== v34 ==
## lascon_top
module lascon_top #(
    parameter int LASCON_VARIANT = 0
)(
    input  logic                                clk,
    input  logic                                rst,
    input  logic [2:0]                          mode_i,      
    input  logic [31:0]                         xof_len_i,   
    input  logic                                start_i,     
    input  logic                                abort_i,     
    output logic                                busy_o,      
    output logic                                done_o,      
    output logic                                tag_fail_o,  
    input  logic [63:0]                         s_axis_tdata,   
    input  logic [7:0]                          s_axis_tkeep,   
    input  logic [3:0]                          s_axis_tuser,   
    input  logic                                s_axis_tlast,   
    input  logic                                s_axis_tvalid,  
    output logic                                s_axis_tready,  
    output logic [63:0]                         m_axis_tdata,   
    output logic [7:0]                          m_axis_tkeep,   
    output logic [3:0]                          m_axis_tuser,   
    output logic                                m_axis_tlast,   
    output logic                                m_axis_tvalid,  
    input  logic                                m_axis_tready   
);
Size: roughly 7300 cells after synthesis.
==> flow/config.mk <==
export PLATFORM = sky130hd
export DESIGN_NAME = lascon_top
export DESIGN_NICKNAME = lascon_top
export VERILOG_FILES = /design/flow/design.v
export SDC_FILE = /design/flow/constraint.sdc
export NUM_CORES = 4
export LEC_CHECK = 0
export ABC_AREA = 1
export CAP_MARGIN = 35
export CELL_PAD_IN_SITES_DETAIL_PLACEMENT = 2
export CELL_PAD_IN_SITES_GLOBAL_PLACEMENT = 2
export CORE_MARGIN = 3
export CORE_UTILIZATION = 24
export CTS_CLUSTER_SIZE = 55
export GPL_ROUTABILITY_DRIVEN = 0
export GPL_TIMING_DRIVEN = 0
export MIN_ROUTING_LAYER = met2
export PLACE_DENSITY_LB_ADDON = 0.21
export SETUP_SLACK_MARGIN = 0.38
export SLEW_MARGIN = 20
export TNS_END_PERCENT = 20
==> flow/constraint.sdc <==
create_clock -name core_clock -period 3.9 [get_ports {clk}]
set_input_delay 0.7800 -clock core_clock [delete_from_list [all_inputs] [get_ports {clk}]]
set_output_delay 0.7800 -clock core_clock [all_outputs]
set_load 0.01 [all_outputs]
run.sh (not shown) runs the stock make flow with config.mk's settings and CLKGATE_MAP_FILE=.
v34 | ERROR | global routing
#### Input delta (v49 over v34)
- CORE_MARGIN now 2, was 3
- ABC_AREA no longer set, was 1
- PLACE_DENSITY_LB_ADDON no longer set, was 0.21
- GPL_TIMING_DRIVEN no longer set, was 0
- CELL_PAD_IN_SITES_DETAIL_PLACEMENT no longer set, was 2
- CTS_CLUSTER_SIZE now 35, was 55
- CAP_MARGIN now 20, was 35
- MIN_ROUTING_LAYER no longer set, was met2
- GPL_ROUTABILITY_DRIVEN no longer set, was 0
- SETUP_SLACK_MARGIN no longer set, was 0.38
- CELL_PAD_IN_SITES_GLOBAL_PLACEMENT no longer set, was 2
- TNS_END_PERCENT no longer set, was 20
- CORE_UTILIZATION now 68, was 24
- the clock period (ns, I/O delays scaled along) now 6.02, was 3.9
==> comparison <==
v49: it failed during global routing, and the tool reported GRT-0116. Taking v34 as the reference, in v49 total half-perimeter wirelength after legalization and detailed placement lower, CTS H-tree depth decreased by 1 relative to the old numbers, worst setup slack before clock tree synthesis now larger, total standard cell area after synthesis closely matched the old numbers, placed cell count dropped 2991. Relative to v34, the die size measured on v49 has decreased by more than half. Sort v34 and v49 by instance tally after logic synthesis, descending, and v34 comes first. Diff v34 -> v49: post-cts gate resize count -about 90%; total setup buffers inserted after CTS -124.
[inputs] v24 vs v49
- clearing CTS_CLUSTER_SIZE, which used to be 35
- swapping 68 for 40 in CORE_UTILIZATION
- putting SETUP_SLACK_MARGIN at 0.3 where nothing was set
- swapping 6.02 for 9.86 in the clock period (ns, I/O delays scaled along)
### Flow results
v24 | stages: all done | timing, DRC, antenna: all pass
v24 vs. v49: synthesized area has remained practically unchanged, count of buffers added by post-CTS timing repair for setup has decreased.
Placed standard-cell area | v24 below v49
Summary of v24 over v49: standard cell core area went up; placement-stage worst setup slack went up; post-DP HPWL went up; CTS buffer count went up; weighted congestion at the end of routability-driven global placement went down.
Relative to v49, cell total after placement has increased by about 3% in v24.
Diff v24..v49 | number of nets at floorplan | unchanged
v24 -> v49: post-synthesis area per instance flat
### v24 -> v40
- changing the clock period (ns, I/O delays scaled along) from 9.86 to 7.0
Findings:
- Lower number of global-route vias before repair goes to v24 over v40.
- Initial antenna violation count up 8 in v40 wrt v24
- Compared with v24, v40 ends up with more cell area.
- Taking v24 as the reference, in v40 met2 usage has increased, fraction of met3 tracks used by global routing fell 0.50 points, net count of the mapped netlist stayed essentially flat, routed wire length went up 20000 microns.
- Comparing v40 and v24, the higher final critical-path setup slack was measured on v24.
- Summary — wire length of the first global-routing pass, v40 relative to v24: higher, by about 6%.
The following lists how v47 was set up differently from v40:
- setting TNS_END_PERCENT to 5 for the first time
- setting CTS_CLUSTER_SIZE to 95 for the first time
- changing CORE_UTILIZATION from 40 to 72
- changing the clock period (ns, I/O delays scaled along) from 7.0 to 4.49
Findings:
v40 finished end to end and its layout was clean on timing, DRC and antenna.
Status: v47 FAILED at global routing (tool error)
Diff v40 -> v47: mean instance size in the synthesized netlist did not really move, post-DP HPWL lower, number of input and output port buffers inserted shows no meaningful change, placed cell count shrank by about 5%, number of buffers added by the clock tree synthesis step decreased about 18%.
Against v40, die size in v47 fell by more than a quarter.

* * *

lascon_top again, from the RTL that the note above started with.
export LEC_CHECK = 0
export CAP_MARGIN = 20
export CORE_MARGIN = 2
export CORE_UTILIZATION = 63
export CTS_CLUSTER_DIAMETER = 26
export CTS_CLUSTER_SIZE = 35
export SETUP_SLACK_MARGIN = 1.5
export SLEW_MARGIN = 20
create_clock -name core_clock -period 5.04 [get_ports {clk}]
The first run stopped in 5_1_grt (GRT-0116).
Rerun with:
--- a/flow/config.mk
+++ b/flow/config.mk
@@ -8,7 +8,5 @@
 export CAP_MARGIN = 20
 export CORE_MARGIN = 2
-export CORE_UTILIZATION = 63
-export CTS_CLUSTER_DIAMETER = 26
-export CTS_CLUSTER_SIZE = 35
-export SETUP_SLACK_MARGIN = 1.5
+export CORE_UTILIZATION = 16
+export SETUP_SLACK_MARGIN = 0.3
 export SLEW_MARGIN = 20
==> flow/constraint.sdc (replaced) <==
create_clock -name core_clock -period 6.76 [get_ports {clk}]
set_input_delay 1.3520 -clock core_clock [delete_from_list [all_inputs] [get_ports {clk}]]
set_output_delay 1.3520 -clock core_clock [all_outputs]
set_load 0.01 [all_outputs]
What happened:
- With this change the flow ran to the end with no violations
- die size climbs to 3.9 times its value
- synthesized cell count is unchanged
- synthesized area does not change

* * *

build 9:
Starting RTL as in the previous note.
Settings: LEC_CHECK=0, CAP_MARGIN=20, CORE_MARGIN=2, CORE_UTILIZATION=66, CTS_CLUSTER_DIAMETER=358, CTS_CLUSTER_SIZE=35, HOLD_SLACK_MARGIN=-0.09, MAX_ROUTING_LAYER=met4, SETUP_SLACK_MARGIN=0.3, SLEW_MARGIN=20; clock period 5.51 ns.
For build 9, the flow was terminated by a tool error in global routing and produced no final design.
--- input diff build 9..build 50 ---
- HOLD_SLACK_MARGIN no longer set, was -0.09
- CORE_UTILIZATION now 63, was 66
- MAX_ROUTING_LAYER no longer set, was met4
==> comparison <==
- For build 50, the flow was terminated by a tool error in global routing and produced no final design.
- Build 9 did not run to completion, as it errored out during global routing.
- Of build 50 and build 9, it is build 50 that has the lower initial core utilization.
- Lower HPWL after detailed placement among build 50 and build 9: build 9
- Build 9 → build 50: final weighted congestion of routability-driven global placement shows a reduction of 0.055; number of gates resized after CTS -about 8%; cell count after placement rose by 75.
## Diff of input files: build 97 against build 50
- a change of CORE_UTILIZATION from 63 to 60
- a deleted SETUP_SLACK_MARGIN that had been 0.3
- a deleted CTS_CLUSTER_SIZE that had been 35
- a deleted CTS_CLUSTER_DIAMETER that had been 358
- a change of the clock period (ns, I/O delays scaled along) from 5.51 to 3.79
Build 97 did not finish; a tool error ended it in global routing.
On number of buffers inserted for hold repair after clock tree synthesis, build 97 and build 50 are basically level.
From build 50 to build 97, cell area after technology mapping did not move at all.
TritonCTS buffer count: build 97 vs build 50 up 48
Compared with build 50, build 97 shows a higher horizontal die dimension.
Going from build 50 to build 97, weighted congestion at the end of routability-driven global placement shrinks by 3.7%.
Build 97: initial standard-cell utilization of the core 3.3 points below build 50
Compared with build 50, post-place instance area in build 97 increased by a little under 10%.
Going from build 50 to build 97, the placeable core region was found to have gone up by 5.5%.
Min die size across build 97 and build 50: build 50
The inputs of build 23 differ from those of build 97 as listed below.
- putting SETUP_SLACK_MARGIN at 1.34 where nothing was set
- swapping 60 for 59 in CORE_UTILIZATION
- swapping 3.79 for 5.15 in the clock period (ns, I/O delays scaled along)
--- outcome ---
- Build 23 did not finish; a tool error ended it in global routing.
- Build 23 vs build 97: detailed placer's ending HPWL down by a few percent
- From build 97 to build 23 the numbers moved as follows: setup fix buffers added after clock tree synthesis increased by 12 relative to the old numbers, global placer's final weighted congestion picked up an extra 2.0%, number of cells after detailed placement shows a reduction of about 4.6%, number of instances resized during post-cts repair lost 57, total of buffers placed on input and output ports was more or less identical.
- Compared build 97 against build 23; number of levels the H-tree was split into within noise.
- As far as mapped cell area goes, build 97 and build 23 are indistinguishable; the numbers are identical.
- Build 23 -> build 97: synthesized cell count delta 0, exact match
- Compared with build 97, in build 23 setup slack at placement up 1140 ps, die span in x rose 2.4 µm.
#### Input delta (build 30 over build 23)
- SETUP_SLACK_MARGIN: 1.34 -> 0.3
- CORE_UTILIZATION: 59 -> 40
- the clock period (ns, I/O delays scaled along): 5.15 -> 6.76
Notes after the runs:
Build 30 went all the way through synthesis, placement and routing and the layout is clean on timing, DRC and antenna.
On total of hold buffers inserted after clock tree synthesis, build 23 and build 30 are neck and neck.
Instance area at placement (higher): build 23
Total half-perimeter wirelength after legalization and detailed placement deteriorates in build 30 relative to build 23.
Changes observed in build 30 relative to build 23: die area grew by about 47%, number of cell rows went up, count of cells resized by post-cts repair now smaller, area of the core region grew by 48%.

* * *

lascon_top again, from the RTL that the note above started with.
clock: 7.75 ns
lec_check: 0
cap_margin: 20
cell_pad_in_sites_global_placement: 1
core_margin: 2
core_utilization: 66
max_routing_layer: met4
place_density_lb_addon: 0.17
setup_slack_margin: 0.3
slew_margin: 20
The baseline died in global routing (5_1_grt).
Rerun with:
- CORE_MARGIN: 2 -> 9
- SLEW_MARGIN: 20 -> 30
- TNS_END_PERCENT: default -> 10
With this change the flow ended with an error in global placement (3_3_place_gp).
Synthesized area does not change.
Die area rises by 10%.
Synthesized cell count stays the same.
Rerun with:
- ABC_AREA: default -> 0
- CAP_MARGIN: 20 -> 30
- CELL_PAD_IN_SITES_GLOBAL_PLACEMENT: 1 -> 3
- CORE_ASPECT_RATIO: default -> 1.87
- CORE_MARGIN: 9 -> 6
- CORE_UTILIZATION: 66 -> 17
- CTS_CLUSTER_SIZE: default -> 81
- MAX_ROUTING_LAYER: met4 -> met5
- PLACE_DENSITY_LB_ADDON: 0.17 -> 0.23
- SLEW_MARGIN: 30 -> 20
What happened: Now the flow finished with timing, DRC and antenna clean; synthesized cell count does not change; die area increases to 3.6 times its value; synthesized area stays the same.
